==> trial 21 <==
Design clock, start of the top module:
module clock(
    input clk,
    input rst,
    input adjust, up, up_ten,
    input h24, world_clock,
    input usa, england, spain,
    input sw_stopwatch,
    input sw_timer,
    input sw_alarm_set,
    input btn_stp_start,
    input btn_stp_reset,
    input btn_alarm_toggle,
    input btn_alarm_stop,
    output [7:0] seg_data, seg_com, seg7,
    output am, pm,
    output led4, led6, led8, 
    output LCD_RS, LCD_RW, LCD_E,
    output [7:0] LCD_DATA,
    output [3:0] rgb_r,
    output piezo_out 
    );
clock: 20.0 ns
lec_check: 0
cap_margin: 10
core_aspect_ratio: 0.52
core_margin: 2
core_utilization: 68
hold_slack_margin: 0.16
max_routing_layer: met4
slew_margin: 20
run.sh (not shown) runs the stock make flow with config.mk's settings and CLKGATE_MAP_FILE=.
==> build 34: changes against trial 21 <==
--- a/flow/config.mk
+++ b/flow/config.mk
@@ -7,7 +7,7 @@
 export LEC_CHECK = 0
-export CAP_MARGIN = 10
-export CORE_ASPECT_RATIO = 0.52
+export CAP_MARGIN = 20
+export CELL_PAD_IN_SITES_GLOBAL_PLACEMENT = 0
 export CORE_MARGIN = 2
-export CORE_UTILIZATION = 68
-export HOLD_SLACK_MARGIN = 0.16
+export CORE_UTILIZATION = 40
+export CTS_CLUSTER_SIZE = 33
 export MAX_ROUTING_LAYER = met4
==> flow/constraint.sdc (replaced) <==
create_clock -name core_clock -period 29.3 [get_ports {clk}]
set_input_delay 5.8600 -clock core_clock [delete_from_list [all_inputs] [get_ports {clk}]]
set_output_delay 5.8600 -clock core_clock [all_outputs]
set_load 0.01 [all_outputs]
==> build 63: changes against trial 21 <==
==> flow/config.mk (replaced) <==
export PLATFORM = sky130hd
export DESIGN_NAME = clock
export DESIGN_NICKNAME = clock
export VERILOG_FILES = /design/flow/design.v
export SDC_FILE = /design/flow/constraint.sdc
export NUM_CORES = 4
export LEC_CHECK = 0
export CAP_MARGIN = 20
export CORE_MARGIN = 2
export CORE_UTILIZATION = 65
export CTS_CLUSTER_DIAMETER = 218
export SETUP_SLACK_MARGIN = 1.63
export SLEW_MARGIN = 20
==> flow/constraint.sdc (replaced) <==
create_clock -name core_clock -period 10.6 [get_ports {clk}]
set_input_delay 2.1200 -clock core_clock [delete_from_list [all_inputs] [get_ports {clk}]]
set_output_delay 2.1200 -clock core_clock [all_outputs]
set_load 0.01 [all_outputs]
==> results <==
|  | build 63 | build 34 | trial 21 |
|---|---|---|---|
| Slew at the pin closest to its max-slew limit | 1.16 ns | 0.984 ns | 1.10 ns |
| HPWL after detailed placement | 50300 um | 45400 um | 49200 um |
| Relative area of clock buffers and inverters in the final design | 4.14% | 5.29% | 3.99% |
| Vias in the first global route | 23400 | 18100 | 19300 |
| Routability cong. | 1.09 | 0.974 | 1.06 |
| Taps Inserted | 402 | 688 | 408 |
| Run status | finished with violations | timing/DRC/antenna clean | timing/DRC/antenna clean |
| Layout check failures | negative setup slack | - | - |
| Crit path required time | 8.48 ns | 23.44 ns | 16.00 ns |
| Share of cell area taken by multi-input logic gates | 51.1% | 53.7% | 55.3% |
| Count of filler cells inserted in the layout | 1638 | 5123 | 2026 |
| Count of buffers not belonging to the clock network in the layout | 400 | 87 | 86 |
| Std-Cell Core Area | 0.0317 mm^2 | 0.0523 mm^2 | 0.0304 mm^2 |
| Initial antenna violation count | 3 | 2 | 0 |
| Init Core Util | 66.4% | 40.2% | 69.2% |
| Most common cell on crit path | sky130_fd_sc_hd__buf_6 | sky130_fd_sc_hd__ha_1 | sky130_fd_sc_hd__ha_1 |
| Total of cells resized after clock tree synthesis | 65 | 0 | 0 |
| Slowest CP cell | sky130_fd_sc_hd__fa_2 | sky130_fd_sc_hd__a221oi_2 | sky130_fd_sc_hd__clkdlybuf4s50_1 |
| Crit share post-route | 119% | 74.9% | 94.1% |


==> job 5845: inputs <==
clock again, from the RTL that the note above started with.
Settings: LEC_CHECK=0, CAP_MARGIN=20, CORE_ASPECT_RATIO=0.99, CORE_MARGIN=5, CORE_UTILIZATION=42, GPL_ROUTABILITY_DRIVEN=0, SLEW_MARGIN=20, TNS_END_PERCENT=65; clock period 13.5 ns.
==> inputs of job 2290, as changes to job 5845 <==
Settings changed: ABC_AREA from default to 0, CORE_ASPECT_RATIO 0.99 to 0.56, CORE_MARGIN 5 to 2, CORE_UTILIZATION 42 to 17, CTS_CLUSTER_DIAMETER from default to 119, CTS_CLUSTER_SIZE from default to 24, GPL_ROUTABILITY_DRIVEN 0 to 1, HOLD_SLACK_MARGIN from default to -0.07, SETUP_SLACK_MARGIN from default to -0.41, TNS_END_PERCENT 65 to default.
==> flow/constraint.sdc (replaced) <==
create_clock -name core_clock -period 7.69 [get_ports {clk}]
set_input_delay 1.5380 -clock core_clock [delete_from_list [all_inputs] [get_ports {clk}]]
set_output_delay 1.5380 -clock core_clock [all_outputs]
set_load 0.01 [all_outputs]
==> inputs of job 1148, as changes to job 5845 <==
Settings changed: ABC_AREA from default to 0, CORE_ASPECT_RATIO 0.99 to default, CORE_MARGIN 5 to 6, CORE_UTILIZATION 42 to 52, CTS_CLUSTER_SIZE from default to 33, GPL_ROUTABILITY_DRIVEN 0 to default, MIN_ROUTING_LAYER from default to met1, SETUP_SLACK_MARGIN from default to 4.92, TNS_END_PERCENT 65 to default.
==> flow/constraint.sdc (replaced) <==
create_clock -name core_clock -period 20.3 [get_ports {clk}]
set_input_delay 4.0600 -clock core_clock [delete_from_list [all_inputs] [get_ports {clk}]]
set_output_delay 4.0600 -clock core_clock [all_outputs]
set_load 0.01 [all_outputs]
==> inputs of job 1917, as changes to job 5845 <==
Settings changed: ABC_AREA from default to 1, CORE_ASPECT_RATIO 0.99 to 0.56, CORE_MARGIN 5 to 2, CORE_UTILIZATION 42 to 68, CTS_CLUSTER_DIAMETER from default to 255, CTS_CLUSTER_SIZE from default to 17, GPL_ROUTABILITY_DRIVEN 0 to 1, HOLD_SLACK_MARGIN from default to -0.07, PLACE_DENSITY from default to 0.82, SETUP_SLACK_MARGIN from default to 1.5, TNS_END_PERCENT 65 to default.
==> run summary <==
Synthesized area per cell -> 7.15 um2
Latency at later pin -> 0.57 ns
Rel. slew slack -> 0.293
Nonclk buf count -> 227
Busiest layer in global routing -> met2
Grt met2 use -> 0.657
Vias in the first global route -> 21500
Outcome -> complete, no violations
Final setup viols -> 0
Max Used Layer -> met4
Initial Utilization -> 0.687
Num rows -> 48
Non-clock buffering overhead -> 0.0749
Met2 wire len -> 31.1 mm
H-tree depth -> 1
FILL cells -> 1847
The numbers above come from job 1917.

==> run summary <==
H-tree depth -> 2
Latency at later pin -> 0.57 ns
Final setup viols -> 0
Met2 wire len -> 28.4 mm
ANT cells -> 0
Outcome -> complete, no violations
Num rows -> 73
Cell family with most CP delay -> AND-OR/OR-AND gates
Max Used Layer -> met4
Vias in the first global route -> 18500
Busiest layer in global routing -> met2
Synthesized area per cell -> 8.45 um2
Non-clock buffering overhead -> 0.0543
Initial DRC Count -> 1958
Grt met2 use -> 0.421
Initial Utilization -> 0.529
The numbers above come from job 1148.

==> run summary <==
Nonclk buf count -> 195
Initial Utilization -> 0.425
Max Used Layer -> met4
Vias in the first global route -> 18800
H-tree depth -> 2
Outcome -> complete, no violations
Busiest layer in global routing -> met2
FILL cells -> 4674
Non-clock buffering overhead -> 0.0651
The numbers above come from job 5845.

==> run summary <==
Busiest layer in global routing -> met1
Vias in the first global route -> 18700
Setup ws final -> -3.81 ns
Final setup viols -> 7
Max Used Layer -> met5
Fail Reasons -> setup timing
Grt met2 use -> 0.139
Non-clock buffering overhead -> 0.128
Initial Utilization -> 0.172
Outcome -> complete, but fails checks
The numbers above come from job 2290.

